## run 1
==> flow/design.v <==
module booth_sel(
  input [2:0] src,
  output [3:0] sel
);
wire y_add,y,y_sub;
wire sel_negative,sel_double_negative,sel_positive,sel_double_positive;
assign {y_add,y,y_sub} = src;
assign sel_negative =  y_add & (y & ~y_sub | ~y & y_sub);
assign sel_positive = ~y_add & (y & ~y_sub | ~y & y_sub);
assign sel_double_negative =  y_add & ~y & ~y_sub;
assign sel_double_positive = ~y_add &  y &  y_sub;
assign sel={sel_negative,sel_positive,sel_double_negative,sel_double_positive};
endmodule
module booth_result_sel(
  input [3:0] sel,
  input [1:0] src,
  output      p 
);
wire x,x_sub;
wire sel_negative,sel_double_negative,sel_positive,sel_double_positive;
assign {sel_negative,sel_positive,sel_double_negative,sel_double_positive}=sel;
assign {x,x_sub} =src;
assign p = ~(~(sel_negative & ~x) & ~(sel_double_negative & ~x_sub) 
           & ~(sel_positive & x ) & ~(sel_double_positive &  x_sub));
endmodule
module booth_partial
#(
    parameter WIDTH = 34
)
(
  input [2*WIDTH-1:0]  x_src,
  input [2:0] y_src,
  output [2*WIDTH-1:0]   p_result,
  output                cout 
);
wire y_add,y,y_sub;
assign {y_add,y,y_sub} = y_src;
wire [3:0] sel;
wire sel_negative,sel_double_negative,sel_positive,sel_double_positive;
assign {sel_negative,sel_positive,sel_double_negative,sel_double_positive}=sel;
assign cout=sel_negative || sel_double_negative;
booth_sel booth_sel(
    .src    (y_src),
    .sel    (sel)
);
booth_result_sel partial0(.sel (sel), .src ({x_src[0],1'b0}), .p (p_result[0]));
genvar x;
generate for ( x =1;x<WIDTH*2;x=x+1) begin : gen_partial
    booth_result_sel partial(.sel (sel), .src (x_src[x:x-1]), .p (p_result[x]));
end endgenerate
endmodule
module switch_17x68bits(
   input [1155:0] part_group,
      output [1155:0] sw_group
);
wire [67:0] po16,po15,po14,po13,po12,po11,po10,po09,po08,po07,po06,po05,po04,po03,po02,po01,po00;
assign {po16,po15,po14,po13,po12,po11,po10,po09,po08,po07,po06,po05,po04,po03,po02,po01,po00} = part_group;
genvar x;
generate for ( x =0;x<68;x=x+1) begin : gen_switch
    assign sw_group[(x+1)*17-1:x*17] = {po16[x],po15[x],po14[x],po13[x],po12[x],po11[x],po10[x],po09[x],
                                     po08[x],po07[x],po06[x],po05[x],po04[x],po03[x],po02[x],po01[x],po00[x]};
end endgenerate
endmodule
module walloc_17bits(
    input [16:0] src_in,
    input [13:0]  cin,
    output [13:0] cout_group,
    output      cout,s
);
wire [13:0] c;
wire [4:0] first_s;
csa csa0 (.in (src_in[16:14]), .cout (c[4]), .s (first_s[4]) );
csa csa1 (.in (src_in[13:11]), .cout (c[3]), .s (first_s[3]) );
csa csa2 (.in (src_in[10:08]), .cout (c[2]), .s (first_s[2]) );
csa csa3 (.in (src_in[07:05]), .cout (c[1]), .s (first_s[1]) );
csa csa4 (.in (src_in[04:02]), .cout (c[0]), .s (first_s[0]) );
wire [3:0] secnod_s;
csa csa5 (.in ({first_s[4:2]}             ), .cout (c[8]), .s (secnod_s[3]));
csa csa6 (.in ({first_s[1:0],src_in[1]}   ), .cout (c[7]), .s (secnod_s[2]));
csa csa7 (.in ({src_in[0],cin[4:3]}       ), .cout (c[6]), .s (secnod_s[1]));
csa csa8 (.in ({cin[2:0]}                 ), .cout (c[5]), .s (secnod_s[0]));
wire [1:0] thrid_s;
csa csa9 (.in (secnod_s[3:1]          ), .cout (c[10]), .s (thrid_s[1]));
csa csaA (.in ({secnod_s[0],cin[6:5]} ), .cout (c[09]), .s (thrid_s[0]));
wire [1:0] fourth_s;
csa csaB (.in ({thrid_s[1:0],cin[10]} ),  .cout (c[12]), .s (fourth_s[1]));
csa csaC (.in ({cin[9:7]             }),  .cout (c[11]), .s (fourth_s[0]));
wire fifth_s;
csa csaD (.in ({fourth_s[1:0],cin[11]}),  .cout (c[13]), .s (fifth_s));
csa csaE (.in ({fifth_s,cin[13:12]}   ),  .cout (cout),  .s  (s));
assign cout_group = c;
endmodule
module csa(
  input [2:0] in,
  output cout,s
);
wire a,b,cin;
assign a=in[2];
assign b=in[1];
assign cin=in[0];
assign s = a ^ b ^ cin;
assign cout = a & b | b & cin | a & cin;
endmodule
module booth_walloc# (parameter COMPUTER_WIDTH=32,parameter WIDTH =COMPUTER_WIDTH+2)
(
  input               clk           ,
  input               reset         ,
  input  [COMPUTER_WIDTH:0] src1,
  input  [COMPUTER_WIDTH:0] src2,
  input         in_valid,
  output reg    in_ready,
  output reg    out_valid,
  output [COMPUTER_WIDTH*2-1:0] result
);
reg [WIDTH-1:0] multiplier;
reg [WIDTH*2-1:0] multiplicand;
reg first_doing;
wire ready_to_doing;
assign ready_to_doing = in_ready && in_valid;
always@(posedge clk ) begin
      if (reset ) begin
        in_ready <=1'b0;
      end
      else begin
        in_ready<=1'b1;
      end
      if (ready_to_doing) begin
        first_doing<=1'b1;
      end
      else begin
        first_doing <= 1'b0;
      end
      out_valid <= first_doing;
end
always @(posedge clk ) begin
  if (ready_to_doing) begin
    multiplicand <= {{WIDTH{src1[COMPUTER_WIDTH]}},src1};
    multiplier <= {src2[COMPUTER_WIDTH],src2};
  end
end
wire [1155:0] part_group;
wire [16:0]   part_cout;
booth_partial part0 (.x_src (multiplicand), .y_src({multiplier[1:0],1'b0}), 
                        .p_result (part_group[67:0]), .cout(part_cout[0]));
genvar x;
generate for ( x =1;x<17;x=x+1) begin : gen_walloc_partial
booth_partial part (
                    .x_src ({multiplicand[2*WIDTH-1-2*x:0],
                    {2*x{1'b0}}}), 
                    .y_src({multiplier[(x+1)*2-1:x*2-1]}), 
                    .p_result (part_group[(x+1)*68-1:x*68]), .cout(part_cout[x]));
end endgenerate
wire [1155:0] swo_group; 
switch_17x68bits switch (.part_group (part_group), .sw_group (swo_group));
wire [937:0] wt_cout; 
wire [66:0]  wt_c;
wire [67:0]  wt_s;
walloc_17bits walloc00 (.src_in (swo_group[16:0]), .cin({part_cout[13:0]}), 
                    .cout_group (wt_cout[13:0]),  .cout(wt_c[0]), .s (wt_s[0]));
genvar y;
generate for ( y =1;y<67;y=y+1) begin : gen_walloc
walloc_17bits walloc  (.src_in (swo_group[(y+1)*17-1:y*17]), .cin({wt_cout[y*14-1:(y-1)*14]}), 
                    .cout_group (wt_cout[(y+1)*14-1:y*14]),  .cout(wt_c[y]), .s (wt_s[y]));
end endgenerate
walloc_17bits walloc67(.src_in (swo_group[1155:1139]), .cin({wt_cout[937:924]}), 
                    .cout_group (),  .cout(), .s (wt_s[67]));
reg [67:0] wt_s_buf,wt_c_buf;
reg  part_next_highest_bit;
always@(posedge clk ) begin
  if (first_doing) begin
    wt_c_buf <= {wt_c,part_cout[14]};
    wt_s_buf <= {wt_s};
    part_next_highest_bit <= part_cout[15];
  end
end
wire [WIDTH*2-1:0] adder_a;
wire [WIDTH*2-1:0] adder_b;
wire              adder_cin;
wire [WIDTH*2-1:0] adder_result;
wire        adder_cout;
assign adder_a   = wt_c_buf;
assign adder_b   = wt_s_buf;
assign adder_cin = part_next_highest_bit;
assign {adder_cout, adder_result} = adder_a + adder_b + {{WIDTH*2-2{1'b0}},adder_cin};
assign result = adder_result[COMPUTER_WIDTH*2-1:0];
endmodule
export LEC_CHECK = 0
export ABC_AREA = 1
export CAP_MARGIN = 20
export CORE_ASPECT_RATIO = 1.64
export CORE_MARGIN = 2
export CORE_UTILIZATION = 23
export CTS_CLUSTER_DIAMETER = 189
export CTS_CLUSTER_SIZE = 41
export GPL_ROUTABILITY_DRIVEN = 0
export MAX_ROUTING_LAYER = met5
export MIN_ROUTING_LAYER = met1
export PLACE_DENSITY_LB_ADDON = 0.28
export SETUP_SLACK_MARGIN = 0.82
export SLEW_MARGIN = 20
export TNS_END_PERCENT = 35
create_clock -name core_clock -period 4.65 [get_ports {clk}]
run.sh (not shown) runs the stock make flow with config.mk's settings and CLKGATE_MAP_FILE=.
STATUS run=run 1 STAGES=ALL_DONE FINAL_CHECKS=FAILED CAUSE=setup timing
Edits applied to the flow inputs when going from run 1 to run 2:
- changing SETUP_SLACK_MARGIN from 0.82 to -0.46
- changing TNS_END_PERCENT from 35 to 40
- changing CORE_UTILIZATION from 23 to 44
- changing CORE_ASPECT_RATIO from 1.64 to 1.05
- changing GPL_ROUTABILITY_DRIVEN from 0 to 1
The flow completed for run 2, but it is not clean: the layout still shows setup timing. There was hardly any difference in period utilization between run 1 and run 2. Run 1 and run 2 ended up with nearly the same final critical-path setup slack. Going from run 1 to run 2, clock skew +7.0 ps, wire length has decreased, global-route usage higher, layout overhead on the synthesized area fell 12 points.
Here is what was changed in the inputs of run 3 compared with run 2.
- removing CORE_ASPECT_RATIO (formerly 1.05)
- removing GPL_ROUTABILITY_DRIVEN (formerly 1)
- removing MAX_ROUTING_LAYER (formerly met5)
- removing ABC_AREA (formerly 1)
- removing CTS_CLUSTER_DIAMETER (formerly 189)
- removing PLACE_DENSITY_LB_ADDON (formerly 0.28)
- changing CORE_UTILIZATION from 44 to 54
- removing CTS_CLUSTER_SIZE (formerly 41)
- removing MIN_ROUTING_LAYER (formerly met1)
- removing TNS_END_PERCENT (formerly 40)
- removing SETUP_SLACK_MARGIN (formerly -0.46)
- changing the clock period (ns, I/O delays scaled along) from 4.65 to 6.67
## What came out
Run 3: PASS, flow complete, no timing, DRC or antenna violations. Run 3 against run 2: pre-placement core utilization increased 10 points; clock distribution power decreased 30%; area of placed instances decreased 12%; compound-gate portion of the synthesized area decreased 2.9 points; final area decreased 7500 sq um. Global-route wire length before repair came out lower on run 3 than on run 2. Compared with run 2, run 3 shows a higher clock network fraction of design power. The overall global routing resource usage number comes out higher for run 2 vs run 3. Compared to run 2, run 3 has total wirelength of the detailed-routed design about 22% lower.
Relative to run 3, the following input files were edited for run 4:
- TNS_END_PERCENT: unset -> 10
- CORE_UTILIZATION: 54 -> 59
- the clock period (ns, I/O delays scaled along): 6.67 -> 4.59
--- outcome ---
Completing all stages was not enough for run 4: its layout failed the final checks because of setup timing. Across both runs, count of clock buffers in the final design was higher for run 4 than for run 3. From run 3 to run 4 the numbers moved as follows: final HPWL from detailed placement rose by about 9%; largest fanout on the critical path increased 1; number of cells on the critical path now smaller; clock insertion delay at the later pin of the skew report ~0 delta.
## Diff of input files: run 5 against run 4
- clearing TNS_END_PERCENT, which used to be 10
- swapping 59 for 56 in CORE_UTILIZATION
- putting CTS_CLUSTER_SIZE at 62 where nothing was set
- putting CTS_CLUSTER_DIAMETER at 378 where nothing was set
- swapping 4.59 for 6.4 in the clock period (ns, I/O delays scaled along)
Notes after the runs:
- Of run 5 and run 4, only run 5 finishes the flow clean.
- Status run 4: flow complete, layout not clean - setup timing
- Run 5 — cell leakage power 16% lower, run 4 as reference
- Sequential fraction of total cell area for run 5: 1.9 points up relative to run 4
- adder_b[43]$_DFFE_PP_ as the capture point of the critical path was reported by run 4, and result[55] by run 5.
- | number of setup buffers added after CTS | higher: run 4 |

// booth_walloc: RTL as listed in full above, without the edits since
==> flow/config.mk <==
export PLATFORM = sky130hd
export DESIGN_NAME = booth_walloc
export DESIGN_NICKNAME = booth_walloc
export VERILOG_FILES = /design/flow/design.v
export SDC_FILE = /design/flow/constraint.sdc
export NUM_CORES = 4
export LEC_CHECK = 0
export ABC_AREA = 1
export CAP_MARGIN = 20
export CORE_ASPECT_RATIO = 0.92
export CORE_MARGIN = 2
export CORE_UTILIZATION = 72
export CTS_CLUSTER_DIAMETER = 279
export CTS_CLUSTER_SIZE = 100
export PLACE_DENSITY = 0.37
export SLEW_MARGIN = 20
export TNS_END_PERCENT = 5
==> flow/constraint.sdc <==
create_clock -name core_clock -period 4.23 [get_ports {clk}]
set_input_delay 0.8460 -clock core_clock [delete_from_list [all_inputs] [get_ports {clk}]]
set_output_delay 0.8460 -clock core_clock [all_outputs]
set_load 0.01 [all_outputs]
The first run did not get past global routing (5_1_grt).
Change:
ABC_AREA = unset   (was 1)
CORE_ASPECT_RATIO = unset   (was 0.92)
CORE_UTILIZATION = 40   (was 72)
CTS_CLUSTER_DIAMETER = unset   (was 279)
CTS_CLUSTER_SIZE = unset   (was 100)
PLACE_DENSITY = unset   (was 0.37)
TNS_END_PERCENT = unset   (was 5)
clock period = 6.67 ns   (was 4.23 ns; I/O delays follow)
What happened: The changed run passed the timing, design-rule and antenna checks; die size is higher by 80%; synthesized cell count is lower by 12%; synthesized area is higher by 0.71%.
Change:
CORE_UTILIZATION = 70   (was 40)
CTS_CLUSTER_SIZE = 37   (was unset)
SETUP_SLACK_MARGIN = 0.27   (was unset)
clock period = 5.07 ns   (was 6.67 ns; I/O delays follow)
=> This time the run reached the layout checks and failed them: setup timing; utilization goes up by 41 points; power goes up by 39%; worst setup slack degrades by 0.39 ns; combinational power goes up by 41%; cell area goes up by 9.9%; via count goes up by 12%; routed wire length goes up by 3.0%.
Change:
CORE_UTILIZATION = 52   (was 70)
CTS_CLUSTER_SIZE = 62   (was 37)
SETUP_SLACK_MARGIN = unset   (was 0.27)
clock period = 6.75 ns   (was 5.07 ns; I/O delays follow)
=> With this change the flow produced a clean layout; clock power fell by about 25%; synthesized area does not change; non-clock buffer count decreases by 257; final area goes down by about 11%; hold slack barely changes; power falls by 30%; utilization came out lower by 28 points; routed wire length went down by about 6%; die size rises by about 34%; via count is lower by about 11%.
Change:
CORE_UTILIZATION = 36   (was 52)
CTS_CLUSTER_DIAMETER = 307   (was unset)
CTS_CLUSTER_SIZE = 100   (was 62)
TNS_END_PERCENT = 15   (was unset)
clock period = 7.5 ns   (was 6.75 ns; I/O delays follow)
- final cell count rose by 7.8%
- setup slack improves by 0.55 ns
- wire length rose by 3.6%

Starts from the design.v that is shown in full above.
export LEC_CHECK = 0
export CAP_MARGIN = 20
export CORE_MARGIN = 2
export CORE_UTILIZATION = 46
export CTS_CLUSTER_DIAMETER = 228
export CTS_CLUSTER_SIZE = 100
export PLACE_DENSITY_LB_ADDON = 0.24
export SLEW_MARGIN = 20
create_clock -name core_clock -period 7.5 [get_ports {clk}]
The starting point went through all stages and came out clean.
Next try:
Settings changed: CORE_UTILIZATION 46 to 67, CTS_CLUSTER_DIAMETER 228 to 279, PLACE_DENSITY set to 0.37, PLACE_DENSITY_LB_ADDON 0.24 to not set.
Clock period 7.5 ns to 6.85 ns, I/O delays scaled along.
What happened: Sequential share of layout area is about the same. Total power came out higher by 8.8%. Clock skew came out higher by 0.015 ns. Combinational power came out higher by about 8%. Cell count came out lower by 5.4%. Synthesized cell count is unchanged. Die size came out lower by 31%. Wire length came out lower by 1.5%.

RTL: the design.v shown in full above, as it stands there.
Settings: LEC_CHECK=0, CAP_MARGIN=20, CELL_PAD_IN_SITES_DETAIL_PLACEMENT=1, CELL_PAD_IN_SITES_GLOBAL_PLACEMENT=2, CORE_MARGIN=2, CORE_UTILIZATION=32, CTS_CLUSTER_SIZE=54, GPL_TIMING_DRIVEN=1, PLACE_DENSITY_LB_ADDON=0.12, SETUP_SLACK_MARGIN=0.99, SLEW_MARGIN=20; clock period 8.88 ns.
Change:
==> flow/config.mk (replaced) <==
export PLATFORM = sky130hd
export DESIGN_NAME = booth_walloc
export DESIGN_NICKNAME = booth_walloc
export VERILOG_FILES = /design/flow/design.v
export SDC_FILE = /design/flow/constraint.sdc
export NUM_CORES = 4
export LEC_CHECK = 0
export ABC_AREA = 1
export CAP_MARGIN = 20
export CORE_MARGIN = 2
export CORE_UTILIZATION = 68
export CTS_CLUSTER_SIZE = 99
export SLEW_MARGIN = 20
export TNS_END_PERCENT = 10
==> flow/constraint.sdc (replaced) <==
create_clock -name core_clock -period 4.59 [get_ports {clk}]
set_input_delay 0.9180 -clock core_clock [delete_from_list [all_inputs] [get_ports {clk}]]
set_output_delay 0.9180 -clock core_clock [all_outputs]
set_load 0.01 [all_outputs]
What happened:
- With this change the flow died in 5_1_grt on GRT-0232
- area after synthesis decreases by 0.71%
- synthesized cell count goes up by 13%
- die size decreases by 53%
Change:
--- a/flow/config.mk
+++ b/flow/config.mk
@@ -6,9 +6,6 @@
 export NUM_CORES = 4
 export LEC_CHECK = 0
-export ABC_AREA = 1
 export CAP_MARGIN = 20
 export CORE_MARGIN = 2
-export CORE_UTILIZATION = 68
-export CTS_CLUSTER_SIZE = 99
+export CORE_UTILIZATION = 40
 export SLEW_MARGIN = 20
-export TNS_END_PERCENT = 10
==> flow/constraint.sdc (replaced) <==
create_clock -name core_clock -period 7.5 [get_ports {clk}]
set_input_delay 1.5000 -clock core_clock [delete_from_list [all_inputs] [get_ports {clk}]]
set_output_delay 1.5000 -clock core_clock [all_outputs]
set_load 0.01 [all_outputs]
Result:
- This time the run passed the timing, design-rule and antenna checks
- die size is higher by 70%
- synthesized cell count is lower by 12%
- area after synthesis rises by 0.71%
Change:
--- a/flow/config.mk
+++ b/flow/config.mk
@@ -8,4 +8,5 @@
 export CAP_MARGIN = 20
 export CORE_MARGIN = 2
-export CORE_UTILIZATION = 40
+export CORE_UTILIZATION = 59
+export SETUP_SLACK_MARGIN = 1.31
 export SLEW_MARGIN = 20
==> flow/constraint.sdc (replaced) <==
create_clock -name core_clock -period 5.07 [get_ports {clk}]
set_input_delay 1.0140 -clock core_clock [delete_from_list [all_inputs] [get_ports {clk}]]
set_output_delay 1.0140 -clock core_clock [all_outputs]
set_load 0.01 [all_outputs]
Outcome: The new run produced a layout that fails on negative setup slack; worst hold slack improves by 0.14 ns; global-route usage goes up by 14 points; setup slack loses 0.76 ns; power rose by 59%.
Change:
--- a/flow/config.mk
+++ b/flow/config.mk
@@ -8,5 +8,6 @@
 export CAP_MARGIN = 20
 export CORE_MARGIN = 2
-export CORE_UTILIZATION = 59
-export SETUP_SLACK_MARGIN = 1.31
+export CORE_UTILIZATION = 65
+export CTS_CLUSTER_DIAMETER = 228
+export CTS_CLUSTER_SIZE = 100
 export SLEW_MARGIN = 20
==> flow/constraint.sdc (replaced) <==
create_clock -name core_clock -period 7.5 [get_ports {clk}]
set_input_delay 1.5000 -clock core_clock [delete_from_list [all_inputs] [get_ports {clk}]]
set_output_delay 1.5000 -clock core_clock [all_outputs]
set_load 0.01 [all_outputs]
With this change the flow finished with timing, DRC and antenna clean. Global-route usage rises by 0.31 points. Wire length drops by 13%. Flip-flop count is unchanged. Synthesized area is unchanged.
Change:
--- a/flow/config.mk
+++ b/flow/config.mk
@@ -8,6 +8,4 @@
 export CAP_MARGIN = 20
 export CORE_MARGIN = 2
-export CORE_UTILIZATION = 65
-export CTS_CLUSTER_DIAMETER = 228
-export CTS_CLUSTER_SIZE = 100
+export CORE_UTILIZATION = 11
 export SLEW_MARGIN = 20
==> flow/constraint.sdc (replaced) <==
create_clock -name core_clock -period 10.2 [get_ports {clk}]
set_input_delay 2.0400 -clock core_clock [delete_from_list [all_inputs] [get_ports {clk}]]
set_output_delay 2.0400 -clock core_clock [all_outputs]
set_load 0.01 [all_outputs]
Outcome:
- total power came out lower by 21%
- setup slack gets better by 2.0 ns
- worst hold slack gets better by 0.078 ns
- clock skew barely changes
- routed wire length came out higher by 20%
Power and IR drop assume default switching activity.
